## config.mk

```make
export PLATFORM = sky130hd
export DESIGN_NAME = ellipse_generator
export DESIGN_NICKNAME = ellipse_generator
export VERILOG_FILES = /design/flow/design.v
export SDC_FILE = /design/flow/constraint.sdc
export NUM_CORES = 4
export LEC_CHECK = 0
export ABC_AREA = 1
export CAP_MARGIN = 20
export CORE_MARGIN = 2
export CORE_UTILIZATION = 72
export CTS_CLUSTER_SIZE = 33
export HOLD_SLACK_MARGIN = 0.29
export PLACE_DENSITY_LB_ADDON = 0.02
export SETUP_SLACK_MARGIN = 1.75
export SLEW_MARGIN = 20
```

## constraint.sdc

```tcl
create_clock -name core_clock -period 5.97 [get_ports {clk}]
set_input_delay 1.1940 -clock core_clock [delete_from_list [all_inputs] [get_ports {clk}]]
set_output_delay 1.1940 -clock core_clock [all_outputs]
set_load 0.01 [all_outputs]
```

## design.v

```verilog
module ellipse_generator
#(
parameter  int  BITS_RES            = 12,             
parameter  int  BITS_RAD            = BITS_RES - 1,   
parameter  bit  USE_ALTERA_IP       = 0               
)
(
  input logic                        clk,               
  input logic                        reset,             
  input logic                        enable,            
  input logic                        run,               
  input logic         [1:0]          quadrant,          
  input logic                        ellipse_filled,    
  input logic  signed [BITS_RES-1:0] Xc,                
  input logic  signed [BITS_RES-1:0] Yc,                
  input logic  signed [BITS_RES-1:0] Xr,                
  input logic  signed [BITS_RES-1:0] Yr,                
  input logic                        ena_pause,         
  output logic                       busy,              
  output logic signed [BITS_RES:0]   X_coord,           
  output logic signed [BITS_RES:0]   Y_coord,           
  output logic                       pixel_data_rdy,    
  output logic                       ellipse_complete   
);
logic               draw_line ;
logic        [1:0]  quadrant_latch ;     
logic        [3:0]  sub_function ;     
logic               inv ;     
logic               draw_flat ;     
logic               filled ;     
logic signed   [BITS_RES-1:0]   x ;     
logic signed   [BITS_RES-1:0]   y ;     
logic signed   [BITS_RES-1:0]   xcr ;     
logic signed   [BITS_RES-1:0]   ycr ;     
logic signed   [BITS_RES-1:0]   xrr ;     
logic signed   [BITS_RES-1:0]   yrr ;     
logic signed   [BITS_RAD*3+1:0] p ;     
logic signed   [BITS_RAD*3+1:0] px ;     
logic signed   [BITS_RAD*3+1:0] py ;     
logic unsigned [BITS_RAD*2-1:0] rx2 ;     
logic unsigned [BITS_RAD*2-1:0] ry2 ;     
logic unsigned [BITS_RAD*1-1:0] alu_mult_a ;  
logic unsigned [BITS_RAD*2-1:0] alu_mult_b ;  
logic unsigned [BITS_RAD*3-1:0] alu_mult_y     ;  
logic               pixel_data_rdy_int ;     
logic               busy_int ;     
logic               ena_process ;     
logic               freeze ;     
     always_ff @(posedge clk) if (ena_process) alu_mult_y <= alu_mult_a * alu_mult_b ;
always_comb begin
   pixel_data_rdy = pixel_data_rdy_int && !ena_pause ;  
   busy           = busy_int || run ;                   
   ena_process    = enable && !(ena_pause && pixel_data_rdy_int);
end
always_ff @( posedge clk or posedge reset ) begin
   if ( reset ) begin
      draw_line          <= 1'b0  ;
      pixel_data_rdy_int <= 1'b0  ;
      busy_int           <= 1'b0  ;
      ellipse_complete   <= 1'b0  ;
      quadrant_latch     <= 2'b0  ;
      sub_function       <= 4'd0  ;  
      x                  <= 0 ;
      y                  <= 0 ;
      xcr                <= 0 ;
      ycr                <= 0 ;
      xrr                <= 0 ;
      yrr                <= 0 ;
      p                  <= 0 ;
      rx2                <= 0 ;
      ry2                <= 0 ;
      px                 <= 0 ;
      py                 <= 0 ;
      inv                <= 1'b0 ;       
      draw_flat          <= 1'b0 ;
      filled             <= 1'b0 ;
      freeze             <= 1'b0 ;
      X_coord            <= (BITS_RES)'(0);
      Y_coord            <= (BITS_RES)'(0);
      alu_mult_a         <= (BITS_RAD*1)'(0);
      alu_mult_b         <= (BITS_RAD*2)'(0);
   end
   else if ( ena_process  ) begin 
if (!freeze) begin
  if (inv==0) begin
    case ( quadrant_latch )
      4'd0 : begin
             X_coord    <=  xcr + x;
             Y_coord    <=  ycr + y;
             end
      4'd1 : begin
             X_coord    <=  xcr - x;
             Y_coord    <=  ycr + y;
             end
      4'd2 : begin
             X_coord    <=  xcr + x;
             Y_coord    <=  ycr - y;
             end
      4'd3 : begin
             X_coord    <=  xcr - x;
             Y_coord    <=  ycr - y;
             end
      endcase
  end else begin
  case ( quadrant_latch )
      4'd0 : begin
             Y_coord    <=  xcr + x;
             X_coord    <=  ycr + y;
             end
      4'd1 : begin
             Y_coord    <=  xcr + x;
             X_coord    <=  ycr - y;
             end
      4'd2 : begin
             Y_coord    <=  xcr - x;
             X_coord    <=  ycr + y;
             end
      4'd3 : begin
             Y_coord    <=  xcr - x;
             X_coord    <=  ycr - y;
             end
      endcase
  end
end else begin   
  if (((X_coord==xcr)&& !inv) || ((X_coord==ycr)&& inv) )  freeze     <= 1'b0;            
  if (((X_coord>xcr)&& !inv)  || ((X_coord>ycr)&& inv)  )  X_coord    <= X_coord - 1'b1;  
  if (((X_coord<xcr)&& !inv)  || ((X_coord<ycr)&& inv)  )  X_coord    <= X_coord + 1'b1;  
end
casez ( sub_function )
    4'd0 : begin  
      if ( run ) begin   
         quadrant_latch <= quadrant ;  
         if ( ( Xr == 0 ) && ( Yr == 0 ) ) begin  
            x                  <= 0    ;  
            y                  <= 0    ;  
            pixel_data_rdy_int <= 1'b0  ;  
            ellipse_complete   <= 1'b0  ;  
            sub_function       <= 4'd9  ;  
            draw_line          <= 1'b1  ;  
            busy_int           <= 1'b1  ;  
            xcr       <= Xc ;  
            ycr       <= Yc ;
            xrr       <= 0 ;
            yrr       <= 0 ;
            inv       <= 1'b0 ;
            draw_flat <= 1'b0 ;
            freeze    <= 1'b0 ;
         end
         else begin  
            sub_function       <= sub_function + 1'd1  ;  
            draw_line          <= 1'b1  ;  
            busy_int           <= 1'b1  ;  
            pixel_data_rdy_int <= 1'b0  ;  
            ellipse_complete   <= 1'b0  ;  
            xcr       <= Xc ;  
            ycr       <= Yc ;
            xrr       <= Xr ;
            yrr       <= Yr ;
            inv       <= 1'b0 ;
            draw_flat <= 1'b0 ;
            filled    <= ellipse_filled ;
            freeze    <= 1'b0 ;
         end  
      end  
    end  
    4'd1 : begin  
     alu_mult_a[BITS_RAD*1-1:0]          <= xrr[BITS_RAD-1:0] ;
     alu_mult_b[BITS_RAD*1-1:0]          <= xrr[BITS_RAD-1:0] ;
     alu_mult_b[BITS_RAD*2-1:BITS_RAD*1] <= 0     ;
     x                                   <= 0     ;
     y                                   <= yrr   ;
     draw_flat                           <= 1'b0  ;
     p                                   <= 0     ;
     sub_function                        <= sub_function + 1'd1  ;  
    end
    4'd2 : begin  
     alu_mult_a[BITS_RAD*1-1:0]          <= yrr[BITS_RAD-1:0] ;
     alu_mult_b[BITS_RAD*1-1:0]          <= yrr[BITS_RAD-1:0] ;
     alu_mult_b[BITS_RAD*2-1:BITS_RAD*1] <= 0     ;
     sub_function                        <= sub_function + 1'd1  ;  
    end
    4'd3 : begin  
     rx2[BITS_RAD*2-1:0]                <= alu_mult_y[BITS_RAD*2-1:0] ;  
     alu_mult_a[BITS_RAD*1-1:0]          <= yrr[BITS_RAD-1:0] ;
     alu_mult_b[BITS_RAD*2-1:0]          <= alu_mult_y[BITS_RAD*2-1:0] ;
     ry2                                 <= (BITS_RAD*2)'((alu_mult_y[BITS_RAD*2-1:0] + 2) >> 2) ;  
     px                                  <= 0     ;                                  
     sub_function                        <= sub_function + 1'd1  ;                   
    end
    4'd4 : begin  
     px                                 <= px + ry2 ;  
     ry2[BITS_RAD*2-1:0]                <= alu_mult_y[BITS_RAD*2-1:0] ;  
     sub_function                       <= sub_function + 1'd1  ;  
    end
    4'd5 : begin  
     px                                 <= px + ry2 - alu_mult_y[BITS_RAD*3-1:0] ;  
     py                                 <= (alu_mult_y[((BITS_RAD)*3-1):0]) << 1 ;  
     sub_function                       <= sub_function + 1'd1  ;  
    end
    4'd6 : begin  
     p                                  <= px  ;  
     px                                 <= 0;
              if (xrr<2) sub_function   <= sub_function + 2'd2  ;  
              else       sub_function   <= sub_function + 1'd1  ;  
    end
    4'd7 : begin  
  if (!freeze) begin
       if (px <= py) begin   
                     pixel_data_rdy_int <= 1'b1  ;  
		             x                  <= x + 1'd1 ;
		             px                 <= px + (ry2<<1);
                     if (inv && filled) freeze <= 1'b1;    
		             if (p <= 0) begin
	                             p  <= p + ry2 + (px + (ry2<<1)) ;
		                         end else begin
		                         if (!inv && filled)  freeze <= 1'b1;      
                                 y  <= y - 1'd1;
                                 py <= py - (rx2<<1);
                                 p  <= p + ry2 + (px + (ry2<<1)) - (py - (rx2<<1)) ;
                                 end
       end else begin  
          pixel_data_rdy_int <= 1'b0  ;                 
          sub_function       <= sub_function + 1'd1  ;  
       end
   end  
    end  
    4'd8 : begin  
if (!freeze) begin
if (((y<2) || draw_flat) && x <= xrr ) begin  
    draw_flat          <= 1'b1 ;       
    y                  <= 0        ;   
              if (draw_flat) begin               
              pixel_data_rdy_int <= 1'b1  ;      
              x                  <= x + 1'd1 ;   
              end
    end else begin
          if (inv) begin
                   pixel_data_rdy_int <= 1'b0  ;  
                   sub_function       <= 4'd0  ;  
                   inv                <= 1'b0  ;  
                   draw_line          <= 1'b0  ;  
                   ellipse_complete   <= 1'b1  ;
                   busy_int           <= 1'b0  ;  
          end else begin
                   pixel_data_rdy_int <= 1'b0  ;  
                   sub_function       <= 4'd1  ;  
                   inv                <= 1'b1  ;  
                   xcr                <= ycr   ;  
                   ycr                <= xcr   ;
                   xrr                <= yrr   ;  
                   yrr                <= xrr   ;
          end
     end  
    end  
    end  
    4'd9 : begin  
            pixel_data_rdy_int <= 1'b1                 ;  
            sub_function       <= sub_function + 1'd1  ;  
    end
    default : begin                 
    sub_function       <= 4'd0  ;   
    draw_line          <= 1'b0  ;   
    pixel_data_rdy_int <= 1'b0  ;  
    sub_function       <= 4'd0  ;  
    ellipse_complete   <= 1'b1  ;
    busy_int           <= 1'b0  ;  
    end
  endcase  
      if (!draw_line && !run ) begin
         pixel_data_rdy_int <= 1'b0 ;  
         ellipse_complete   <= 1'b0 ;  
         busy_int           <= 1'b0 ;  
      end
   end  
end
endmodule
```

## run.sh

```bash
#!/bin/bash
# the make line also repeats each setting of config.mk as NAME=value (left out here)
make -C /OpenROAD-flow-scripts/flow DESIGN_CONFIG=/design/flow/config.mk WORK_HOME=/design/flow/orfs CLKGATE_MAP_FILE= finish
```

==> impl_metrics.env, run 1 <==
# implementation run metrics
export IMPL_synth_xor_xnor_area_share_pct=3.81
export IMPL_synthDistinctLibCells=68
export IMPL_yosys_stat_area_mm2=0.0412
export IMPL_ys_seq_share_pct=20.2
export IMPL_grt_usage_pct=85.6
export IMPL_numSynthFlops=326
export IMPL_top_area_cell="dfrtp_1"
export IMPL_yosys_cells=6111
export IMPL_cts_buffers=39
export IMPL_synth_area_mm2=0.0412
export IMPL_htreeDepth=2
export IMPL_logic_family="simple AND/OR/NAND/NOR gates"
export IMPL_core_area_mm2=0.0565
export IMPL_top_cell="nand2_1"
export IMPL_ys_top_cells_by_count="1,699 x nand2_1, 908 x inv_1, 437 x o21ai_0"
export IMPL_ctsLongestPathBuffers=3
export IMPL_die_area_mm2=0.0591
export IMPL_syn_inst=6111
export IMPL_die_h_um=243
export IMPL_syn_nets=6766
export IMPL_ff_type="dfrtp_1"
export IMPL_io_pins=85
export IMPL_cts_sinks=326
export IMPL_dp_hpwl_um=125000
export IMPL_numPortBuffers=84
export IMPL_place_area_mm2=0.0443
export IMPL_status="aborted with a tool error"
export IMPL_num_rows=87
export IMPL_stop_stage="global routing"
export IMPL_syn_avg_cell_area_um2=6.74
export IMPL_error_line="[ERROR GRT-0116] Global routing finished with congestion. Check the congestion regions in the DRC Viewer."
export IMPL_synth_simple_area_share_pct=28.0
export IMPL_fp_util_pct=72.9
export IMPL_pre_cts_slack_ps=-31.0
export IMPL_synth_edff_count=33
export IMPL_gp_congestion=1.14
export IMPL_yosys_warnings=1
export IMPL_die_x_um=243
export IMPL_grt_remaining_overflow=1183
export IMPL_hold_buffers=0
export IMPL_top_cell_area_share_pct=17.8
export IMPL_adder_share_pct=22.1
export IMPL_yosys_area_share_aoi_pct=15.4
export IMPL_post_synth_main_area_contributors="dfrtp_1 18%, nand2_1 15%, ha_1 12%"
export IMPL_async_flop_share_pct=89.9
export IMPL_mux_share_pct=0.0274
export IMPL_root_buffer="clkbuf_16"
==> through the flow <==
stage / utilization [%] / setup TNS, ps / cells
after detailed placement: 78.5 / -51.7 / 6916
after global placement: 78.5 / -574 / 6916
after CTS: 86.5 / 0 / 7155
after floorplan: - / 0 / 6111
==> per-layer routing <==
layer  GRT usage, %  overflow
met4           87.1       405
met3           73.5        61
met1           83.5        40
met5           52.1        20
met2           99.8       657
==> repair_timing <==
| action | 4_1_cts |
|---|---|
| setup endpoints to repair | 78 |
| hold endpoints to repair | 0 |
| resized | 378 |
| gates cloned | 7 |
| pin swaps | 169 |
| buffers inserted | 160 |
==> run 2: changes to the inputs <==
Settings changed: CTS_CLUSTER_DIAMETER set to 301, CTS_CLUSTER_SIZE 33 to 98, HOLD_SLACK_MARGIN 0.29 to not set, PLACE_DENSITY set to 0.38, PLACE_DENSITY_LB_ADDON 0.02 to not set, SETUP_SLACK_MARGIN 1.75 to 1.03, TNS_END_PERCENT set to 5.
Clock period 5.97 ns to 3.52 ns, I/O delays scaled along.
==> run 2 against run 1 <==
The flow again stops in global routing. Area after synthesis stayed put. Synthesized cell count is the same. Die area did not move.
==> impl_metrics.env, run 2 <==
# implementation run metrics
export IMPL_io_pins=85
export IMPL_error_line="[ERROR GRT-0116] Global routing finished with congestion. Check the congestion regions in the DRC Viewer."
export IMPL_htreeDepth=1
export IMPL_place_area_mm2=0.0502
export IMPL_grt_usage_pct=95.5
export IMPL_num_rows=87
export IMPL_syn_nets=6766
export IMPL_stop_stage="global routing"
export IMPL_synthDistinctLibCells=68
export IMPL_die_h_um=243
export IMPL_dp_hpwl_um=135000
export IMPL_yosys_area_share_aoi_pct=15.4
export IMPL_die_x_um=243
export IMPL_ctsLongestPathBuffers=3
export IMPL_top_cell_area_share_pct=17.8
export IMPL_mux_share_pct=0.0274
export IMPL_async_flop_share_pct=89.9
export IMPL_gp_congestion=1.16
export IMPL_cts_buffers=7
export IMPL_cts_sinks=326
export IMPL_synth_edff_count=33
export IMPL_ys_top_cells_by_count="1,699 x nand2_1, 908 x inv_1, 437 x o21ai_0"
export IMPL_ys_seq_share_pct=20.2
export IMPL_adder_share_pct=22.1
export IMPL_root_buffer="clkbuf_16"
export IMPL_syn_avg_cell_area_um2=6.74
export IMPL_yosys_stat_area_mm2=0.0412
export IMPL_grt_remaining_overflow=2250
export IMPL_yosys_warnings=1
export IMPL_ff_type="dfrtp_1"
export IMPL_synth_area_mm2=0.0412
export IMPL_numSynthFlops=326
export IMPL_post_synth_main_area_contributors="dfrtp_1 18%, nand2_1 15%, ha_1 12%"
export IMPL_status="aborted with a tool error"
export IMPL_core_area_mm2=0.0565
export IMPL_top_cell="nand2_1"
export IMPL_top_area_cell="dfrtp_1"
export IMPL_pre_cts_slack_ps=-2140
export IMPL_die_area_mm2=0.0591
export IMPL_logic_family="simple AND/OR/NAND/NOR gates"
export IMPL_syn_inst=6111
export IMPL_synth_simple_area_share_pct=28.0
export IMPL_numPortBuffers=84
export IMPL_hold_buffers=0
export IMPL_fp_util_pct=72.9
export IMPL_synth_xor_xnor_area_share_pct=3.81
export IMPL_yosys_cells=6111
## run 2: stage by stage
step / hold WS, ps / instances / setup TNS (ps) / util (%)
after CTS: 352 / 7848 / -93460 / 95.0
after floorplan: 434 / 6111 / -378460 / -
after detailed placement: 482 / 7772 / -119310 / 88.8
after global placement: 465 / 7772 / -103790 / 88.8
## run 2: layer usage
| metal | GRT overflow | global-route usage [%] |
|---|---|---|
| met3 | 112 | 85.1 |
| met5 | 16 | 67.4 |
| met2 | 1362 | 109 |
| met4 | 693 | 103 |
| met1 | 67 | 89.9 |
## run 2: what timing repair did
action,CTS
pin swaps,233
setup endpoints to repair,311
buffers inserted,66
gates resized,606
cloned,1
==> run 3: changes to the inputs <==
Settings changed: ABC_AREA 1 to not set, CAP_MARGIN 20 to 30, CELL_PAD_IN_SITES_DETAIL_PLACEMENT set to 1, CELL_PAD_IN_SITES_GLOBAL_PLACEMENT set to 1, CORE_ASPECT_RATIO set to 1.77, CORE_MARGIN 2 to 6, CORE_UTILIZATION 72 to 71, CTS_CLUSTER_DIAMETER 301 to 290, CTS_CLUSTER_SIZE 98 to not set, GPL_ROUTABILITY_DRIVEN set to 1, HOLD_SLACK_MARGIN set to 0.24, MIN_ROUTING_LAYER set to met1, PLACE_DENSITY 0.38 to not set, PLACE_DENSITY_LB_ADDON set to 0.23, SETUP_SLACK_MARGIN 1.03 to 0.59, SLEW_MARGIN 20 to 0, TNS_END_PERCENT 5 to 100.
Clock period 3.52 ns to 5.14 ns, I/O delays scaled along.
==> run 3 against run 2 <==
The run fails in global placement without I/O. Die area down 2.2%. Area after synthesis fell by 10%. Synthesized cell count down 27%.
==> impl_metrics.env, run 3 <==
# implementation run metrics
export IMPL_status="aborted with a tool error"
export IMPL_stop_stage="global placement without I/O"
export IMPL_error_line="[ERROR FLW-0024] Place density exceeds 1.0 (current PLACE_DENSITY_LB_ADDON =  0.23). Please check if the value of  PLACE_DENSITY_LB_ADDON is between 0 and 0.99."
export IMPL_die_area_mm2=0.0578
export IMPL_synth_simple_area_share_pct=17.1
export IMPL_async_flop_share_pct=89.9
export IMPL_top_area_cell="dfrtp_1"
export IMPL_num_rows=110
export IMPL_numSynthFlops=326
export IMPL_syn_nets=5117
export IMPL_yosys_stat_area_mm2=0.0369
export IMPL_syn_avg_cell_area_um2=8.27
export IMPL_die_x_um=183
export IMPL_synth_xor_xnor_area_share_pct=6.40
export IMPL_yosys_area_share_aoi_pct=21.4
export IMPL_logic_family="adder cells"
export IMPL_adder_share_pct=24.6
export IMPL_syn_inst=4462
export IMPL_fp_util_pct=72.3
export IMPL_mux_share_pct=1.51
export IMPL_die_h_um=315
export IMPL_top_cell_area_share_pct=19.9
export IMPL_synth_edff_count=33
export IMPL_ys_seq_share_pct=22.6
export IMPL_core_area_mm2=0.0511
export IMPL_post_synth_main_area_contributors="dfrtp_1 20%, ha_1 13%, fa_1 11%"
export IMPL_synth_area_mm2=0.0369
export IMPL_top_cell="nand2_1"
export IMPL_yosys_cells=4462
export IMPL_synthDistinctLibCells=109
export IMPL_ys_top_cells_by_count="603 x nand2_1, 413 x inv_1, 388 x ha_1"
export IMPL_ff_type="dfrtp_1"
export IMPL_yosys_warnings=1
==> run 4: changes to the inputs <==
Settings changed: CELL_PAD_IN_SITES_DETAIL_PLACEMENT 1 to not set, CELL_PAD_IN_SITES_GLOBAL_PLACEMENT 1 to 0, CORE_UTILIZATION 71 to 20, CTS_CLUSTER_DIAMETER 290 to 321, HOLD_SLACK_MARGIN 0.24 to 0.26, MIN_ROUTING_LAYER met1 to met2.
==> run 4 against run 3 <==
The layout now fails its checks (negative setup slack). Die area increased to 3.4 times the previous value. Area after synthesis stayed put. Synthesized cell count unchanged.
==> impl_metrics.env, run 4 <==
# flow metrics
export IMPL_post_synth_main_area_contributors="dfrtp_1 20%, ha_1 13%, fa_1 11%"
export IMPL_pre_cts_slack_ps=-2030
export IMPL_tritoncts="done"
export IMPL_syn_to_final_growth_pct=39.1
export IMPL_ant_nets=0
export IMPL_cts_sinks=326
export IMPL_max_stage_delay_ps=500
export IMPL_crit_end="p[33]"
export IMPL_avgViaCountPerCell=6.41
export IMPL_min_period_ps=6870
export IMPL_logic_family="adder cells"
export IMPL_clock_latency_ps=650
export IMPL_syn_inst=4462
export IMPL_antenna_found_initial=2
export IMPL_place_area_mm2=0.0465
export IMPL_crit_required_ps=5650
export IMPL_synthDistinctLibCells=109
export IMPL_path_class="reg2reg"
export IMPL_grtUsageMet1_pct=0
export IMPL_tightest_slew_ps=1070
export IMPL_die_x_um=335
export IMPL_met2_usage_pct=33.9
export IMPL_drtIter0Drc=8389
export IMPL_grt_remaining_overflow=0
export IMPL_hold_path_end="Y_coord[3]"
export IMPL_synth_area_mm2=0.0369
export IMPL_gp_congestion=0.988
export IMPL_numSynthFlops=326
export IMPL_grtUsageMet3_pct=25.2
export IMPL_synth_xor_xnor_area_share_pct=6.40
export IMPL_syn_avg_cell_area_um2=8.27
export IMPL_min_delay_path_class="reg2reg"
export IMPL_grt_usage_pct=23.8
export IMPL_tool_warnings=61
export IMPL_detail_route_wl_per_cell_um=20.7
export IMPL_critical_path_startpoint="px[1]"
export IMPL_critPathSlowestCell="or4_4"
export IMPL_crit_family="AND-OR/OR-AND gates"
export IMPL_num_rows=209
export IMPL_top_area_cell="dfrtp_1"
export IMPL_finalClockSkew_ps=59.9
export IMPL_ff_type="dfrtp_1"
export IMPL_fin_tns_setup_ps=-33830
export IMPL_nets=5937
export IMPL_io_pins=85
export IMPL_route_detailed_drc=0
export IMPL_drtPass1Iterations=8
export IMPL_cp_max_fo=4
export IMPL_timing_rr_start="px[1]"
export IMPL_die_area_mm2=0.195
export IMPL_dp_hpwl_um=125000
export IMPL_grt_pass1_wl_um=235000
export IMPL_htreeDepth=2
export IMPL_cts_clk_slew_worst_paths_ps=80
export IMPL_r2r_cells=35
export IMPL_stdcell_count=7754
export IMPL_adder_share_pct=24.6
export IMPL_mux_share_pct=1.51
export IMPL_fp_util_pct=20.2
export IMPL_period_used_pct=134
export IMPL_arrival_ps=7380
export IMPL_finalSetupViolCount=46
export IMPL_cts_buffers=40
export IMPL_numPortBuffers=84
export IMPL_ctsLongestPathBuffers=3
export IMPL_synth_edff_count=33
export IMPL_syn_nets=5117
export IMPL_drv_slew=0
export IMPL_hold_depth=2
export IMPL_top_cell="nand2_1"
export IMPL_hold_violations=0
export IMPL_fin_ws_ps=-1730
export IMPL_path_common_cell="buf_4"
export IMPL_max_slew_margin_pct=28.0
export IMPL_cp_start_kind="flop"
export IMPL_end_kind="flop"
export IMPL_yosys_warnings=1
export IMPL_yosys_cells=4462
export IMPL_r2r_end="p[33]"
export IMPL_yosys_stat_area_mm2=0.0369
export IMPL_rsz0062_at_grt="true"
export IMPL_synth_simple_area_share_pct=17.1
export IMPL_vias=49694
export IMPL_core_area_mm2=0.183
export IMPL_crit_cells=35
export IMPL_routed_wl_um=160000
export IMPL_fin_area_mm2=0.0513
export IMPL_status="complete, but fails checks"
export IMPL_reg2reg_slack_ps=-1730
export IMPL_root_buffer="clkbuf_16"
export IMPL_place_inst=7520
export IMPL_max_freq_mhz=146
export IMPL_path_buffers=5
export IMPL_async_flop_share_pct=89.9
export IMPL_ys_seq_share_pct=22.6
export IMPL_yosys_area_share_aoi_pct=21.4
export IMPL_ys_top_cells_by_count="603 x nand2_1, 413 x inv_1, 388 x ha_1"
export IMPL_hold_start="Y_coord[3]"
export IMPL_grt_pass1_vias=53942
export IMPL_final_core_util_pct=28.0
export IMPL_maxCapViolations=0
export IMPL_check_faults="negative setup slack"
export IMPL_grt_max_degree=105
export IMPL_top_cell_area_share_pct=19.9
export IMPL_fin_hold_ws_ps=491
export IMPL_hold_buffers=0
export IMPL_busiest_layer="met2"
export IMPL_die_h_um=583
run 4: layout make-up:
type | count | area, um2
Timing Repair Buffer | 989 | 8220
Antenna cell | 15 | 37.5
Multi-Input combinational cell | 3510 | 28800
Inverter | 415 | 1560
Tap cell | 2426 | 3040
Clock buffer | 58 | 1100
Sequential cell | 326 | 8340
Fill cell | 19847 | 132000
Clock inverter | 15 | 225
run 4: timing repair:
item	4_1_cts	5_1_grt
cloned	0	0
setup buffers	79	62
gates resized	299	203
pin swaps	252	181
hold endpoints to repair	0	0
setup endpoints to repair	77	78
run 4: routing by layer:
layer	share of wire [%]	vias up	wire [um]
li1	-	16972	-
met1	0	17804	0
met2	59	13587	94300
met3	31	1315	50400
met4	9.4	16	15100
met5	0.25	-	397
==> run 5: changes to the inputs <==
Settings changed: ABC_AREA set to 1, CAP_MARGIN 30 to 20, CELL_PAD_IN_SITES_GLOBAL_PLACEMENT 0 to not set, CORE_ASPECT_RATIO 1.77 to not set, CORE_MARGIN 6 to 2, CORE_UTILIZATION 20 to 72, CTS_CLUSTER_DIAMETER 321 to 301, CTS_CLUSTER_SIZE set to 95, GPL_ROUTABILITY_DRIVEN 1 to not set, HOLD_SLACK_MARGIN 0.26 to not set, MIN_ROUTING_LAYER met2 to not set, PLACE_DENSITY set to 0.38, PLACE_DENSITY_LB_ADDON 0.23 to not set, SETUP_SLACK_MARGIN 0.59 to not set, SLEW_MARGIN 0 to 20, TNS_END_PERCENT 100 to 5.
Clock period 5.14 ns to 3.04 ns, I/O delays scaled along.
==> run 5 against run 4 <==
The flow now stops in global routing. Synthesized cell count rose by 37%. Die area fell by 70%. Area after synthesis rose by 12%.
==> impl_metrics.env, run 5 <==
# implementation run metrics
export IMPL_status="aborted with a tool error"
export IMPL_stop_stage="global routing"
export IMPL_error_line="[ERROR GRT-0116] Global routing finished with congestion. Check the congestion regions in the DRC Viewer."
export IMPL_fp_util_pct=72.9
export IMPL_num_rows=87
export IMPL_syn_inst=6111
export IMPL_adder_share_pct=22.1
export IMPL_syn_nets=6766
export IMPL_root_buffer="clkbuf_16"
export IMPL_syn_avg_cell_area_um2=6.74
export IMPL_grt_remaining_overflow=2566
export IMPL_hold_buffers=0
export IMPL_dp_hpwl_um=143000
export IMPL_synthDistinctLibCells=68
export IMPL_async_flop_share_pct=89.9
export IMPL_numSynthFlops=326
export IMPL_gp_congestion=1.17
export IMPL_ff_type="dfrtp_1"
export IMPL_yosys_stat_area_mm2=0.0412
export IMPL_ys_seq_share_pct=20.2
export IMPL_grt_usage_pct=95.5
export IMPL_synth_edff_count=33
export IMPL_die_area_mm2=0.0591
export IMPL_yosys_cells=6111
export IMPL_synth_xor_xnor_area_share_pct=3.81
export IMPL_ys_top_cells_by_count="1,699 x nand2_1, 908 x inv_1, 437 x o21ai_0"
export IMPL_htreeDepth=1
export IMPL_synth_simple_area_share_pct=28.0
export IMPL_die_h_um=243
export IMPL_logic_family="simple AND/OR/NAND/NOR gates"
export IMPL_post_synth_main_area_contributors="dfrtp_1 18%, nand2_1 15%, ha_1 12%"
export IMPL_yosys_warnings=1
export IMPL_die_x_um=243
export IMPL_mux_share_pct=0.0274
export IMPL_place_area_mm2=0.0512
export IMPL_top_cell_area_share_pct=17.8
export IMPL_cts_sinks=326
export IMPL_top_area_cell="dfrtp_1"
export IMPL_numPortBuffers=84
export IMPL_yosys_area_share_aoi_pct=15.4
export IMPL_synth_area_mm2=0.0412
export IMPL_io_pins=85
export IMPL_core_area_mm2=0.0565
export IMPL_top_cell="nand2_1"
export IMPL_ctsLongestPathBuffers=3
export IMPL_cts_buffers=7
## run 5: timing repair
action | 4_1_cts
gates resized | 441
setup endpoints to repair | 145
gates cloned | 3
setup buffers | 45
pin swaps | 170
## run 5: per-layer routing
layer / overflow / track usage, %
met2: 1711 / 112
met4: 718 / 105
met1: 45 / 89.5
met5: 17 / 56.5
met3: 75 / 82.1
## run 5: metrics by stage
step	hold slack, ps	cells	setup WS (ps)
after detailed placement	467	7911	-2760
after global placement	465	7911	-2350
after floorplan	434	6111	-1890
after CTS	348	7968	-2230
==> run 6: changes to the inputs <==
Settings changed: CTS_CLUSTER_DIAMETER 301 to 241, CTS_CLUSTER_SIZE 95 to not set, PLACE_DENSITY 0.38 to not set, PLACE_DENSITY_LB_ADDON set to 0.01, SETUP_SLACK_MARGIN set to 1.67.
Clock period 3.04 ns to 5.78 ns, I/O delays scaled along.
==> run 6 against run 5 <==
The flow again stops in global routing. Die area unchanged. Area after synthesis is the same. Synthesized cell count is the same.
==> impl_metrics.env, run 6 <==
# implementation run metrics
export IMPL_status="aborted with a tool error"
export IMPL_stop_stage="global routing"
export IMPL_error_line="[ERROR GRT-0232] Routing congestion too high. Check the congestion heatmap in the GUI."
export IMPL_ctsLongestPathBuffers=3
export IMPL_dp_hpwl_um=126000
export IMPL_hold_buffers=0
export IMPL_synthDistinctLibCells=68
export IMPL_gp_congestion=1.10
export IMPL_cts_buffers=39
export IMPL_numPortBuffers=84
export IMPL_die_area_mm2=0.0591
export IMPL_core_area_mm2=0.0565
export IMPL_die_h_um=243
export IMPL_async_flop_share_pct=89.9
export IMPL_ys_top_cells_by_count="1,699 x nand2_1, 908 x inv_1, 437 x o21ai_0"
export IMPL_syn_inst=6111
export IMPL_top_area_cell="dfrtp_1"
export IMPL_synth_xor_xnor_area_share_pct=3.81
export IMPL_num_rows=87
export IMPL_pre_cts_slack_ps=-234
export IMPL_syn_nets=6766
export IMPL_io_pins=85
export IMPL_grt_usage_pct=84.1
export IMPL_adder_share_pct=22.1
export IMPL_synth_edff_count=33
export IMPL_yosys_area_share_aoi_pct=15.4
export IMPL_syn_avg_cell_area_um2=6.74
export IMPL_synth_area_mm2=0.0412
export IMPL_grt_remaining_overflow=813
export IMPL_logic_family="simple AND/OR/NAND/NOR gates"
export IMPL_ys_seq_share_pct=20.2
export IMPL_yosys_stat_area_mm2=0.0412
export IMPL_top_cell="nand2_1"
export IMPL_die_x_um=243
export IMPL_yosys_warnings=1
export IMPL_post_synth_main_area_contributors="dfrtp_1 18%, nand2_1 15%, ha_1 12%"
export IMPL_synth_simple_area_share_pct=28.0
export IMPL_yosys_cells=6111
export IMPL_ff_type="dfrtp_1"
export IMPL_fp_util_pct=72.9
export IMPL_mux_share_pct=0.0274
export IMPL_numSynthFlops=326
export IMPL_root_buffer="clkbuf_16"
export IMPL_top_cell_area_share_pct=17.8
export IMPL_htreeDepth=2
export IMPL_cts_sinks=326
-- run 6: layer usage --
metal / GRT overflow / global-route usage (%)
met2: 427 / 98.1
met3: 40 / 71.8
met4: 313 / 85.4
met1: 26 / 83.3
met5: 7 / 40.9
-- run 6: per-stage QoR --
step / hold WS, ps / TNS (ps) / instance area, um2 / instances
4_1_cts: 488 / 0 / 47600 / 7214
3_5_place_dp: 471 / -1800 / 44700 / 7100
3_3_place_gp: 460 / -1440 / 44700 / 7100
2_1_floorplan: 434 / 0 / 41200 / 6111
-- run 6: timing repair --
| action | in CTS |
|---|---|
| pin swaps | 89 |
| gates resized | 270 |
| setup endpoints to repair | 80 |
| buffers inserted | 41 |
| gates cloned | 1 |
==> run 7: changes to the inputs <==
Settings changed: CTS_CLUSTER_DIAMETER 241 to 328, HOLD_SLACK_MARGIN set to 0.29, PLACE_DENSITY_LB_ADDON 0.01 to 0.02, SETUP_SLACK_MARGIN 1.67 to not set, TNS_END_PERCENT 5 to not set.
Clock period 5.78 ns to 4.83 ns, I/O delays scaled along.
==> run 7 against run 6 <==
The flow again stops in global routing. Die area did not move. Area after synthesis did not move. Synthesized cell count did not move.
==> impl_metrics.env, run 7 <==
# implementation run metrics
export IMPL_die_area_mm2=0.0591
export IMPL_numPortBuffers=84
export IMPL_syn_inst=6111
export IMPL_num_rows=87
export IMPL_grt_usage_pct=90.6
export IMPL_syn_avg_cell_area_um2=6.74
export IMPL_yosys_stat_area_mm2=0.0412
export IMPL_grt_remaining_overflow=1878
export IMPL_syn_nets=6766
export IMPL_status="aborted with a tool error"
export IMPL_cts_sinks=326
export IMPL_hold_buffers=0
export IMPL_ys_top_cells_by_count="1,699 x nand2_1, 908 x inv_1, 437 x o21ai_0"
export IMPL_synth_edff_count=33
export IMPL_cts_buffers=39
export IMPL_gp_congestion=1.15
export IMPL_htreeDepth=2
export IMPL_synthDistinctLibCells=68
export IMPL_fp_util_pct=72.9
export IMPL_root_buffer="clkbuf_16"
export IMPL_top_cell="nand2_1"
export IMPL_async_flop_share_pct=89.9
export IMPL_error_line="[ERROR GRT-0116] Global routing finished with congestion. Check the congestion regions in the DRC Viewer."
export IMPL_yosys_warnings=1
export IMPL_yosys_cells=6111
export IMPL_ctsLongestPathBuffers=3
export IMPL_adder_share_pct=22.1
export IMPL_die_x_um=243
export IMPL_core_area_mm2=0.0565
export IMPL_pre_cts_slack_ps=-875
export IMPL_top_cell_area_share_pct=17.8
export IMPL_io_pins=85
export IMPL_logic_family="simple AND/OR/NAND/NOR gates"
export IMPL_die_h_um=243
export IMPL_top_area_cell="dfrtp_1"
export IMPL_dp_hpwl_um=130000
export IMPL_synth_xor_xnor_area_share_pct=3.81
export IMPL_numSynthFlops=326
export IMPL_yosys_area_share_aoi_pct=15.4
export IMPL_mux_share_pct=0.0274
export IMPL_synth_simple_area_share_pct=28.0
export IMPL_ff_type="dfrtp_1"
export IMPL_synth_area_mm2=0.0412
export IMPL_post_synth_main_area_contributors="dfrtp_1 18%, nand2_1 15%, ha_1 12%"
export IMPL_ys_seq_share_pct=20.2
export IMPL_stop_stage="global routing"
## run 7: layer usage
layer	track usage [%]	overflow
met1	86.3	51
met5	50.4	14
met4	96.0	519
met3	77.0	60
met2	107	1234
## run 7: through the flow
stage                     std cells  TNS, ps  cell area [um2]  util [%]
after CTS                      7545   -15810            52000      92.0
after detailed placement       7367   -30540            47200      83.6
after global placement         7367   -19270            47200      83.6
after floorplan                6111    -8150            41700         -
## run 7: what timing repair did
action                                  CTS
buffers inserted                        106
resized                                 587
pin swaps                               265
endpoints found under the setup margin   52
gates cloned                              2
==> run 8: changes to the inputs <==
Settings changed: ABC_AREA 1 to not set, CTS_CLUSTER_DIAMETER 328 to 51, HOLD_SLACK_MARGIN 0.29 to -0.1, MAX_ROUTING_LAYER set to met4, PLACE_DENSITY_LB_ADDON 0.02 to 0.01, SETUP_SLACK_MARGIN set to 2.48, TNS_END_PERCENT set to 5.
Clock period 4.83 ns to 8.31 ns, I/O delays scaled along.
==> run 8 against run 7 <==
The run now finishes clean. Die area decreased by 10%. Synthesized cell count decreased by 27%. Area after synthesis decreased by 10%.
==> impl_metrics.env, run 8 <==
# flow metrics
export IMPL_async_flop_share_pct=89.9
export IMPL_max_slew_margin_pct=30.6
export IMPL_min_delay_path_class="reg2reg"
export IMPL_top_area_cell="dfrtp_1"
export IMPL_max_freq_mhz=142
export IMPL_critical_path_startpoint="ry2[0]"
export IMPL_syn_avg_cell_area_um2=8.27
export IMPL_grt_pass1_wl_um=171000
export IMPL_root_buffer="clkbuf_16"
export IMPL_path_buffers=1
export IMPL_numSynthFlops=326
export IMPL_place_area_mm2=0.0380
export IMPL_period_used_pct=84.5
export IMPL_route_detailed_drc=0
export IMPL_syn_inst=4462
export IMPL_tritoncts="done"
export IMPL_cp_max_fo=5
export IMPL_reg2reg_slack_ps=1290
export IMPL_dp_hpwl_um=81900
export IMPL_mux_share_pct=1.51
export IMPL_num_rows=82
export IMPL_arrival_ps=7510
export IMPL_yosys_stat_area_mm2=0.0369
export IMPL_grt_remaining_overflow=0
export IMPL_drv_slew=0
export IMPL_ys_top_cells_by_count="603 x nand2_1, 413 x inv_1, 388 x ha_1"
export IMPL_final_core_util_pct=79.6
export IMPL_max_stage_delay_ps=490
export IMPL_yosys_area_share_aoi_pct=21.4
export IMPL_critPathSlowestCell="fa_1"
export IMPL_synth_xor_xnor_area_share_pct=6.40
export IMPL_core_area_mm2=0.0504
export IMPL_die_x_um=230
export IMPL_place_inst=5037
export IMPL_tool_warnings=59
export IMPL_yosys_cells=4462
export IMPL_finalClockSkew_ps=13.3
export IMPL_drtPass1Iterations=8
export IMPL_syn_nets=5117
export IMPL_syn_to_final_growth_pct=8.60
export IMPL_cts_sinks=326
export IMPL_hold_depth=2
export IMPL_status="no timing/DRC/antenna violations"
export IMPL_drtIter0Drc=3045
export IMPL_timing_rr_start="ry2[0]"
export IMPL_finalSetupViolCount=0
export IMPL_maxCapViolations=0
export IMPL_synth_edff_count=33
export IMPL_htreeDepth=2
export IMPL_ff_type="dfrtp_1"
export IMPL_fin_tns_setup_ps=0
export IMPL_crit_cells=31
export IMPL_r2r_cells=31
export IMPL_crit_family="AND-OR/OR-AND gates"
export IMPL_cts_buffers=45
export IMPL_hold_violations=0
export IMPL_clock_latency_ps=600
export IMPL_detail_route_wl_per_cell_um=21.0
export IMPL_fin_area_mm2=0.0401
export IMPL_grt_max_degree=166
export IMPL_fp_util_pct=73.3
export IMPL_logic_family="adder cells"
export IMPL_avgViaCountPerCell=6.50
export IMPL_ant_nets=0
export IMPL_cts_clk_slew_worst_paths_ps=50
export IMPL_fillCellCount=3498
export IMPL_post_synth_main_area_contributors="dfrtp_1 20%, ha_1 13%, fa_1 11%"
export IMPL_grt_usage_pct=41.7
export IMPL_crit_end="p[34]"
export IMPL_yosys_warnings=1
export IMPL_grt_pass1_vias=32178
export IMPL_top_cell_area_share_pct=19.9
export IMPL_r2r_end="p[34]"
export IMPL_hold_path_end="rx2[0]"
export IMPL_synth_area_mm2=0.0369
export IMPL_cp_start_kind="flop"
export IMPL_die_h_um=230
export IMPL_vias=33411
export IMPL_min_period_ps=7020
export IMPL_hold_start="rx2[0]"
export IMPL_routed_wl_um=108000
export IMPL_ys_seq_share_pct=22.6
export IMPL_path_common_cell="o21ai_2"
export IMPL_tightest_slew_ps=1040
export IMPL_io_pins=85
export IMPL_adder_share_pct=24.6
export IMPL_nets=5088
export IMPL_die_area_mm2=0.0531
export IMPL_ctsLongestPathBuffers=3
export IMPL_top_cell="nand2_1"
export IMPL_crit_required_ps=8800
export IMPL_stdcell_count=5143
export IMPL_numPortBuffers=84
export IMPL_synthDistinctLibCells=109
export IMPL_rsz0062_at_grt="true"
export IMPL_gp_congestion=0.982
export IMPL_synth_simple_area_share_pct=17.1
export IMPL_path_class="reg2reg"
export IMPL_antenna_found_initial=3
export IMPL_end_kind="flop"
[run 8: what timing repair did]
item	in CTS	in global routing
resized	35	41
setup buffers	13	7
pin swaps	15	23
hold buffers	0	0
endpoints found under the setup margin	39	45
gates cloned	0	0
[run 8: cell type report]
cell class                 count  area (um2)  area share, %
antenna                        3        7.51         0.0187
clock buffer                  60        1290           3.21
clock inverter                22         220          0.549
inverter                     415        1560           3.90
multi-input combinational   3510       26600           66.3
sequential                   326        8330           20.8
tap                          672         841           2.10
timing repair buffer         135        1260           3.13
[run 8: through the flow]
stage,hold slack (ps),setup slack [ps]
floorplan,448,1710
global placement,462,882
detailed placement,471,763
CTS,483,1330
global route,516,1050
finish,477,1290
[run 8: metal layers]
| layer | global-route usage [%] | vias up | wire length, um |
|---|---|---|---|
| met2 | 65.8 | 1693 | 49700 |
| met5 | - | - | 0 |
| met4 | 17.5 | 0 | 4990 |
| li1 | - | 15412 | - |
| met3 | 7.53 | 336 | 10900 |
| met1 | 53.3 | 15970 | 42400 |
==> run 9: changes to the inputs <==
Settings changed: ABC_AREA set to 1, CTS_CLUSTER_DIAMETER 51 to not set, HOLD_SLACK_MARGIN -0.1 to not set, MAX_ROUTING_LAYER met4 to not set, SETUP_SLACK_MARGIN 2.48 to 1.57, TNS_END_PERCENT 5 to not set.
Clock period 8.31 ns to 5.54 ns, I/O delays scaled along.
==> run 9 against run 8 <==
The flow now stops in global routing. Die area rose by 11%. Area after synthesis rose by 12%. Synthesized cell count rose by 37%.
==> impl_metrics.env, run 9 <==
# implementation run metrics
export IMPL_status="aborted with a tool error"
export IMPL_stop_stage="global routing"
export IMPL_error_line="[ERROR GRT-0116] Global routing finished with congestion. Check the congestion regions in the DRC Viewer."
export IMPL_ctsLongestPathBuffers=3
export IMPL_synth_xor_xnor_area_share_pct=3.81
export IMPL_fp_util_pct=72.9
export IMPL_synth_simple_area_share_pct=28.0
export IMPL_adder_share_pct=22.1
export IMPL_core_area_mm2=0.0565
export IMPL_syn_nets=6766
export IMPL_yosys_area_share_aoi_pct=15.4
export IMPL_die_h_um=243
export IMPL_place_inst=6987
export IMPL_mux_share_pct=0.0274
export IMPL_ys_seq_share_pct=20.2
export IMPL_top_cell="nand2_1"
export IMPL_gp_congestion=1.13
export IMPL_hold_buffers=0
export IMPL_root_buffer="clkbuf_16"
export IMPL_yosys_warnings=1
export IMPL_grt_usage_pct=77.0
export IMPL_htreeDepth=2
export IMPL_io_pins=85
export IMPL_dp_hpwl_um=125000
export IMPL_yosys_stat_area_mm2=0.0412
export IMPL_cts_sinks=326
export IMPL_logic_family="simple AND/OR/NAND/NOR gates"
export IMPL_yosys_cells=6111
export IMPL_num_rows=87
export IMPL_ys_top_cells_by_count="1,699 x nand2_1, 908 x inv_1, 437 x o21ai_0"
export IMPL_synth_area_mm2=0.0412
export IMPL_numSynthFlops=326
export IMPL_grt_remaining_overflow=223
export IMPL_syn_inst=6111
export IMPL_ff_type="dfrtp_1"
export IMPL_synthDistinctLibCells=68
export IMPL_top_cell_area_share_pct=17.8
export IMPL_cts_buffers=39
export IMPL_top_area_cell="dfrtp_1"
export IMPL_post_synth_main_area_contributors="dfrtp_1 18%, nand2_1 15%, ha_1 12%"
export IMPL_die_x_um=243
export IMPL_syn_avg_cell_area_um2=6.74
export IMPL_synth_edff_count=33
export IMPL_numPortBuffers=84
export IMPL_async_flop_share_pct=89.9
export IMPL_die_area_mm2=0.0591
-- run 9: per-stage QoR --
stage	utilization [%]	setup slack, ps	instance area [um2]
2_1_floorplan	-	543	42400
3_3_place_gp	79.7	-113	45000
3_5_place_dp	79.7	-211	45000
4_1_cts	87.9	155	49600
-- run 9: per-layer routing --
metal,GRT overflow,track usage [%]
met5,1,23.0
met2,98,93.8
met4,114,78.5
met1,1,78.6
met3,9,58.9
-- run 9: repair_timing --
action	4_1_cts
gates cloned	5
gates resized	466
buffers inserted	128
pin swaps	249
hold endpoints to repair	0
endpoints found under the setup margin	88
==> run 10: changes to the inputs <==
Settings changed: ABC_AREA 1 to not set, CAP_MARGIN 20 to 5, CORE_UTILIZATION 72 to 71, CTS_CLUSTER_SIZE set to 25, MAX_ROUTING_LAYER set to met4, PLACE_DENSITY_LB_ADDON 0.01 to not set, SETUP_SLACK_MARGIN 1.57 to 1.67.
Clock period 5.54 ns to 5.89 ns, I/O delays scaled along.
==> run 10 against run 9 <==
The layout now fails its checks (negative setup slack). Die area down 8.9%. Area after synthesis fell by 10%. Synthesized cell count is 27% lower.
==> impl_metrics.env, run 10 <==
# flow metrics
export IMPL_status="complete, but fails checks"
export IMPL_check_faults="negative setup slack"
export IMPL_maxCapViolations=0
export IMPL_ff_type="dfrtp_1"
export IMPL_avgViaCountPerCell=7.18
export IMPL_place_area_mm2=0.0412
export IMPL_max_slew_margin_pct=17.2
export IMPL_post_synth_main_area_contributors="dfrtp_1 20%, ha_1 13%, fa_1 11%"
export IMPL_syn_nets=5117
export IMPL_grt_remaining_overflow=0
export IMPL_ant_nets=0
export IMPL_fin_hold_ws_ps=479
export IMPL_drv_slew=0
export IMPL_io_pins=85
export IMPL_syn_to_final_growth_pct=25.6
export IMPL_grt_pass1_vias=36598
export IMPL_drtPass1Iterations=30
export IMPL_adder_share_pct=24.6
export IMPL_critical_path_startpoint="px[4]"
export IMPL_hold_violations=0
export IMPL_nets=5554
export IMPL_r2r_end="p[33]"
export IMPL_combGateArea_mm2=0.0290
export IMPL_top_area_cell="dfrtp_1"
export IMPL_finalClockSkew_ps=37.0
export IMPL_crit_end="p[33]"
export IMPL_crit_family="AND-OR/OR-AND gates"
export IMPL_ys_top_cells_by_count="603 x nand2_1, 413 x inv_1, 388 x ha_1"
export IMPL_yosys_warnings=1
export IMPL_tool_warnings=59
export IMPL_max_freq_mhz=135
export IMPL_die_x_um=232
export IMPL_path_buffers=0
export IMPL_top_cell="nand2_1"
export IMPL_rsz0062_at_grt="true"
export IMPL_root_buffer="clkbuf_16"
export IMPL_tightest_slew_ps=1240
export IMPL_fin_area_mm2=0.0464
export IMPL_ys_seq_share_pct=22.6
export IMPL_core_area_mm2=0.0513
export IMPL_mux_share_pct=1.51
export IMPL_grt_max_degree=80
export IMPL_cts_clk_slew_worst_paths_ps=60
export IMPL_antenna_found_initial=12
export IMPL_numPortBuffers=84
export IMPL_route_detailed_drc=0
export IMPL_hold_path_end="Y_coord[9]"
export IMPL_cp_start_kind="flop"
export IMPL_gp_congestion=1.01
export IMPL_ctsLongestPathBuffers=3
export IMPL_syn_inst=4462
export IMPL_htreeDepth=2
export IMPL_cts_buffers=40
export IMPL_synthDistinctLibCells=109
export IMPL_hold_buffers=0
export IMPL_logic_family="adder cells"
export IMPL_tritoncts="done"
export IMPL_grt_pass1_wl_um=193000
export IMPL_r2r_cells=26
export IMPL_fillCellCount=2164
export IMPL_clock_latency_ps=650
export IMPL_finalSetupViolCount=33
export IMPL_die_h_um=232
export IMPL_crit_cells=26
export IMPL_hold_start="Y_coord[9]"
export IMPL_regArea_mm2=0.00835
export IMPL_synth_simple_area_share_pct=17.1
export IMPL_yosys_area_share_aoi_pct=21.4
export IMPL_end_kind="flop"
export IMPL_die_area_mm2=0.0538
export IMPL_synth_xor_xnor_area_share_pct=6.40
export IMPL_period_used_pct=126
export IMPL_reg2reg_slack_ps=-1540
export IMPL_cp_max_fo=5
export IMPL_drtIter0Drc=6463
export IMPL_path_class="reg2reg"
export IMPL_yosys_stat_area_mm2=0.0369
export IMPL_fin_ws_ps=-1540
export IMPL_cts_sinks=326
export IMPL_async_flop_share_pct=89.9
export IMPL_top_cell_area_share_pct=19.9
export IMPL_hold_depth=2
export IMPL_grt_usage_pct=47.1
export IMPL_max_stage_delay_ps=810
export IMPL_syn_avg_cell_area_um2=8.27
export IMPL_crit_required_ps=6410
export IMPL_numSynthFlops=326
export IMPL_timing_rr_start="px[4]"
export IMPL_routed_wl_um=149000
export IMPL_min_delay_path_class="reg2reg"
export IMPL_yosys_cells=4462
export IMPL_num_rows=83
export IMPL_vias=40404
export IMPL_fp_util_pct=71.9
export IMPL_synth_area_mm2=0.0369
export IMPL_arrival_ps=7950
export IMPL_min_period_ps=7430
export IMPL_critPathSlowestCell="a211oi_1"
export IMPL_detail_route_wl_per_cell_um=26.6
export IMPL_dp_hpwl_um=87000
export IMPL_synth_edff_count=33
## run 10: repair_timing
action | 4_1_cts | 5_1_grt
setup buffers | 77 | 97
cloned | 0 | 1
endpoints found under the hold margin | 0 | 0
pin swaps | 203 | 239
setup endpoints to repair | 98 | 126
gates resized | 273 | 278
## run 10: final cells by class
class                   count  area share (%)
clock inverters            28           0.745
inverters                 415            3.37
well taps                 680            1.84
repair buffers            606            11.2
diodes                     16          0.0864
clock buffers              46            2.27
multi-input cells        3510            62.5
flip-flops and latches    326            18.0
## run 10: per-stage QoR
step	setup slack, ps	setup TNS, ps	util [%]	cells
2_1_floorplan	-399	-1810	-	4462
3_3_place_gp	-776	-6210	80.2	5361
3_5_place_dp	-932	-7960	80.2	5361
4_1_cts	-798	-6870	86.4	5512
5_1_grt	-1740	-32250	90.4	5626
6_report	-1540	-24800	90.4	5627
## run 10: per-layer routing
metal	wire length [um]	part of all wire, %	global-route usage [%]
met4	16300	11	28.7
met1	47700	32	55.8
met5	0	0	-
met3	21400	14	9.79
met2	64000	43	74.0
==> run 11: changes to the inputs <==
Settings changed: CAP_MARGIN 5 to 20, CORE_UTILIZATION 71 to 72, CTS_CLUSTER_SIZE 25 to not set, MAX_ROUTING_LAYER met4 to not set, PLACE_DENSITY set to 0.39, SETUP_SLACK_MARGIN 1.67 to not set.
Clock period 5.89 ns to 7.36 ns, I/O delays scaled along.
==> run 11 against run 10 <==
The run now finishes clean. Critical path depth up 5. Wire length down 29%. Worst setup slack better by 1800 ps. Non-clock buffer count down 469.
==> impl_metrics.env, run 11 <==
# flow metrics
export IMPL_status="no timing/DRC/antenna violations"
export IMPL_hold_violations=0
export IMPL_yosys_area_share_aoi_pct=21.4
export IMPL_rsz0062_at_grt="true"
export IMPL_yosys_warnings=1
export IMPL_arrival_ps=7550
export IMPL_die_area_mm2=0.0531
export IMPL_tool_warnings=60
export IMPL_cts_buffers=41
export IMPL_ctsLongestPathBuffers=3
export IMPL_maxCapViolations=0
export IMPL_tightest_slew_ps=1000
export IMPL_async_flop_share_pct=89.9
export IMPL_top_cell="nand2_1"
export IMPL_cp_start_kind="flop"
export IMPL_syn_to_final_growth_pct=7.70
export IMPL_ant_nets=0
export IMPL_period_used_pct=95.9
export IMPL_routed_wl_um=107000
export IMPL_synth_xor_xnor_area_share_pct=6.40
export IMPL_fp_util_pct=73.3
export IMPL_die_h_um=230
export IMPL_io_pins=85
export IMPL_critical_path_startpoint="ry2[0]"
export IMPL_crit_family="AND-OR/OR-AND gates"
export IMPL_hold_path_end="Y_coord[6]"
export IMPL_timing_rr_start="ry2[0]"
export IMPL_reg2reg_slack_ps=300
export IMPL_path_buffers=1
export IMPL_min_period_ps=7060
export IMPL_cts_clk_slew_worst_paths_ps=60
export IMPL_core_area_mm2=0.0504
export IMPL_fin_ws_ps=305
export IMPL_stdcell_count=5136
export IMPL_max_freq_mhz=142
export IMPL_ys_top_cells_by_count="603 x nand2_1, 413 x inv_1, 388 x ha_1"
export IMPL_place_inst=5051
export IMPL_avgViaCountPerCell=6.43
export IMPL_root_buffer="clkbuf_16"
export IMPL_cts_sinks=326
export IMPL_tritoncts="done"
export IMPL_post_synth_main_area_contributors="dfrtp_1 20%, ha_1 13%, fa_1 11%"
export IMPL_grt_max_degree=141
export IMPL_top_area_cell="dfrtp_1"
export IMPL_die_x_um=230
export IMPL_syn_nets=5117
export IMPL_crit_end="p[33]"
export IMPL_hold_depth=2
export IMPL_nets=5086
export IMPL_gp_congestion=0.964
export IMPL_syn_inst=4462
export IMPL_drtIter0Drc=3081
export IMPL_path_class="reg2reg"
export IMPL_max_slew_margin_pct=33.0
export IMPL_grt_remaining_overflow=0
export IMPL_max_stage_delay_ps=450
export IMPL_hold_start="Y_coord[6]"
export IMPL_cp_max_fo=6
export IMPL_grt_pass1_vias=31766
export IMPL_dp_hpwl_um=81700
export IMPL_r2r_end="p[33]"
export IMPL_syn_avg_cell_area_um2=8.27
export IMPL_fin_hold_ws_ps=477
export IMPL_yosys_stat_area_mm2=0.0369
export IMPL_fin_tns_setup_ps=0
export IMPL_ys_seq_share_pct=22.6
export IMPL_route_detailed_drc=0
export IMPL_crit_cells=31
export IMPL_synth_edff_count=33
export IMPL_drv_slew=0
export IMPL_logic_family="adder cells"
export IMPL_end_kind="flop"
export IMPL_crit_required_ps=7850
export IMPL_htreeDepth=2
export IMPL_finalClockSkew_ps=21.3
export IMPL_min_delay_path_class="reg2reg"
export IMPL_grt_pass1_wl_um=168000
export IMPL_numSynthFlops=326
export IMPL_synth_area_mm2=0.0369
export IMPL_clock_latency_ps=600
export IMPL_pre_cts_slack_ps=-38.3
export IMPL_detail_route_wl_per_cell_um=20.8
export IMPL_drtPass1Iterations=6
export IMPL_top_cell_area_share_pct=19.9
export IMPL_mux_share_pct=1.51
export IMPL_num_rows=82
export IMPL_adder_share_pct=24.6
export IMPL_numPortBuffers=84
export IMPL_finalSetupViolCount=0
export IMPL_synthDistinctLibCells=109
export IMPL_vias=33046
export IMPL_antenna_found_initial=0
export IMPL_r2r_cells=31
export IMPL_synth_simple_area_share_pct=17.1
export IMPL_grt_usage_pct=39.9
export IMPL_yosys_cells=4462
export IMPL_critPathSlowestCell="fa_1"
export IMPL_ff_type="dfrtp_1"
==> run 11: cell type report <==
class,instances,area (um2)
sequential,326,8330
timing repair buffer,137,1280
clock buffer,55,1120
inverter,415,1560
clock inverter,20,235
tap,672,841
fill,3605,10600
multi-input combinational,3510,26400
antenna,1,2.50
==> run 11: timing repair <==
item,4_1_cts,5_1_grt
setup buffers,1,7
endpoints found under the setup margin,1,10
hold buffers,0,0
pin swaps,1,12
resized,1,31
hold endpoints to repair,0,0
==> run 11: metrics by stage <==
stage / cell area, um2 / utilization [%]
floorplan: 36900 / -
global placement: 38200 / 75.7
detailed placement: 38200 / 75.7
CTS: 39500 / 78.4
global route: 39700 / 78.9
finish: 39700 / 78.9
==> run 11: layer usage <==
| layer | global-route usage (%) | wire length [um] | up-vias | part of all wire (%) |
|---|---|---|---|---|
| li1 | - | - | 15410 | - |
| met1 | 53.7 | 43500 | 15758 | 41 |
| met3 | 8.08 | 10100 | 283 | 9.4 |
| met4 | 15.6 | 4320 | 0 | 4.0 |
| met5 | 0 | 0 | - | 0 |
| met2 | 63.7 | 48800 | 1595 | 46 |
==> run 12: changes to the inputs <==
Settings changed: CAP_MARGIN 20 to 30, CELL_PAD_IN_SITES_DETAIL_PLACEMENT set to 1, CELL_PAD_IN_SITES_GLOBAL_PLACEMENT set to 0, CORE_ASPECT_RATIO set to 1.77, CORE_MARGIN 2 to 6, CORE_UTILIZATION 72 to 20, CTS_CLUSTER_DIAMETER set to 290, GPL_ROUTABILITY_DRIVEN set to 1, HOLD_SLACK_MARGIN set to 0.26, MIN_ROUTING_LAYER set to met1, PLACE_DENSITY 0.39 to not set, PLACE_DENSITY_LB_ADDON set to 0.23, SETUP_SLACK_MARGIN set to 0.59, SLEW_MARGIN 20 to 0, TNS_END_PERCENT set to 100.
Clock period 7.36 ns to 5.14 ns, I/O delays scaled along.
==> run 12 against run 11 <==
The layout now fails its checks (negative setup slack). Clock skew rose by 16 ps. Non-clock buffer count rose by 834. Hold slack improved by 5.2 ps. Sequential share of layout area down 4.7 points. Critical path depth grew 2. Critical endpoint unchanged.
==> impl_metrics.env, run 12 <==
# flow metrics
export IMPL_nets=5918
export IMPL_route_detailed_drc=0
export IMPL_synth_edff_count=33
export IMPL_root_buffer="clkbuf_16"
export IMPL_check_faults="negative setup slack"
export IMPL_period_used_pct=135
export IMPL_yosys_cells=4462
export IMPL_mux_share_pct=1.51
export IMPL_pre_cts_slack_ps=-2110
export IMPL_grt_pass1_vias=40138
export IMPL_arrival_ps=7400
export IMPL_ys_seq_share_pct=22.6
export IMPL_hold_start="Y_coord[2]"
export IMPL_syn_to_final_growth_pct=38.8
export IMPL_fin_area_mm2=0.0512
export IMPL_crit_cells=33
export IMPL_grt_pass1_wl_um=234000
export IMPL_r2r_end="p[33]"
export IMPL_path_buffers=3
export IMPL_max_slew_margin_pct=21.2
export IMPL_min_period_ps=6920
export IMPL_core_area_mm2=0.183
export IMPL_numPortBuffers=84
export IMPL_num_rows=209
export IMPL_ant_nets=0
export IMPL_io_pins=85
export IMPL_yosys_area_share_aoi_pct=21.4
export IMPL_hold_buffers=0
export IMPL_avgViaCountPerCell=4.64
export IMPL_logic_family="adder cells"
export IMPL_syn_nets=5117
export IMPL_tool_warnings=57
export IMPL_yosys_stat_area_mm2=0.0369
export IMPL_drv_slew=0
export IMPL_cp_max_fo=3
export IMPL_maxCapViolations=0
export IMPL_ys_top_cells_by_count="603 x nand2_1, 413 x inv_1, 388 x ha_1"
export IMPL_antenna_found_initial=3
export IMPL_r2r_cells=33
export IMPL_synth_area_mm2=0.0369
export IMPL_ctsLongestPathBuffers=3
export IMPL_top_cell="nand2_1"
export IMPL_hold_path_end="Y_coord[2]"
export IMPL_crit_end="p[33]"
export IMPL_die_x_um=335
export IMPL_hold_violations=0
export IMPL_yosys_warnings=1
export IMPL_place_area_mm2=0.0465
export IMPL_crit_family="AND-OR/OR-AND gates"
export IMPL_async_flop_share_pct=89.9
export IMPL_syn_inst=4462
export IMPL_drtIter0Drc=1088
export IMPL_clock_latency_ps=630
export IMPL_numSynthFlops=326
export IMPL_fin_ws_ps=-1780
export IMPL_cp_start_kind="flop"
export IMPL_critPathSlowestCell="or4_4"
export IMPL_grt_usage_pct=15.4
export IMPL_crit_required_ps=5620
export IMPL_grt_max_degree=69
export IMPL_syn_avg_cell_area_um2=8.27
export IMPL_max_freq_mhz=145
export IMPL_ff_type="dfrtp_1"
export IMPL_detail_route_wl_per_cell_um=20.2
export IMPL_end_kind="flop"
export IMPL_rsz0062_at_grt="true"
export IMPL_cts_clk_slew_worst_paths_ps=70
export IMPL_synthDistinctLibCells=109
export IMPL_grt_remaining_overflow=0
export IMPL_top_cell_area_share_pct=19.9
export IMPL_status="complete, but fails checks"
export IMPL_dp_hpwl_um=129000
export IMPL_htreeDepth=2
export IMPL_min_delay_path_class="reg2reg"
export IMPL_hold_depth=2
export IMPL_path_class="reg2reg"
export IMPL_synth_simple_area_share_pct=17.1
export IMPL_adder_share_pct=24.6
export IMPL_drtPass1Iterations=5
export IMPL_fp_util_pct=20.2
export IMPL_max_stage_delay_ps=500
export IMPL_fillCellCount=21668
export IMPL_finalSetupViolCount=49
export IMPL_routed_wl_um=156000
export IMPL_die_area_mm2=0.195
export IMPL_synth_xor_xnor_area_share_pct=6.40
export IMPL_timing_rr_start="px[1]"
export IMPL_tightest_slew_ps=1170
export IMPL_die_h_um=583
export IMPL_top_area_cell="dfrtp_1"
export IMPL_vias=35865
export IMPL_cts_buffers=39
export IMPL_gp_congestion=0.915
export IMPL_tritoncts="done"
export IMPL_reg2reg_slack_ps=-1780
export IMPL_finalClockSkew_ps=37.2
export IMPL_post_synth_main_area_contributors="dfrtp_1 20%, ha_1 13%, fa_1 11%"
export IMPL_cts_sinks=326
export IMPL_critical_path_startpoint="px[1]"
-- run 12: what timing repair did --
item / CTS / global route
pin swaps: 187 / 197
gates resized: 287 / 210
setup endpoints to repair: 79 / 79
gates cloned: 2 / 1
buffers inserted: 77 / 62
-- run 12: area by class of cell --
type	count	area (um2)	share of cell area, %
inverter	415	1570	3.06
sequential	326	8340	16.3
timing repair buffer	971	8210	16.0
multi-input combinational	3510	28600	55.9
antenna	2	5.00	0.00977
clock inverter	20	320	0.625
clock buffer	52	1120	2.18
tap	2426	3040	5.93
-- run 12: layer usage --
metal | up-vias | track usage [%] | part of all wire (%)
met5 | - | 0 | 0
met4 | 0 | 8.69 | 6.7
met3 | 308 | 0.922 | 1.3
met2 | 454 | 32.8 | 59
met1 | 18064 | 13.8 | 33
li1 | 17039 | - | -
-- run 12: through the flow --
step	TNS (ps)	hold slack, ps	util, %	instances
floorplan	-11460	448	-	4462
global placement	-42130	471	25.4	7503
global route	-49910	511	28.0	7721
finish	-37190	482	28.0	7722
CTS	-38220	491	27.1	7656
detailed placement	-45180	477	25.4	7505
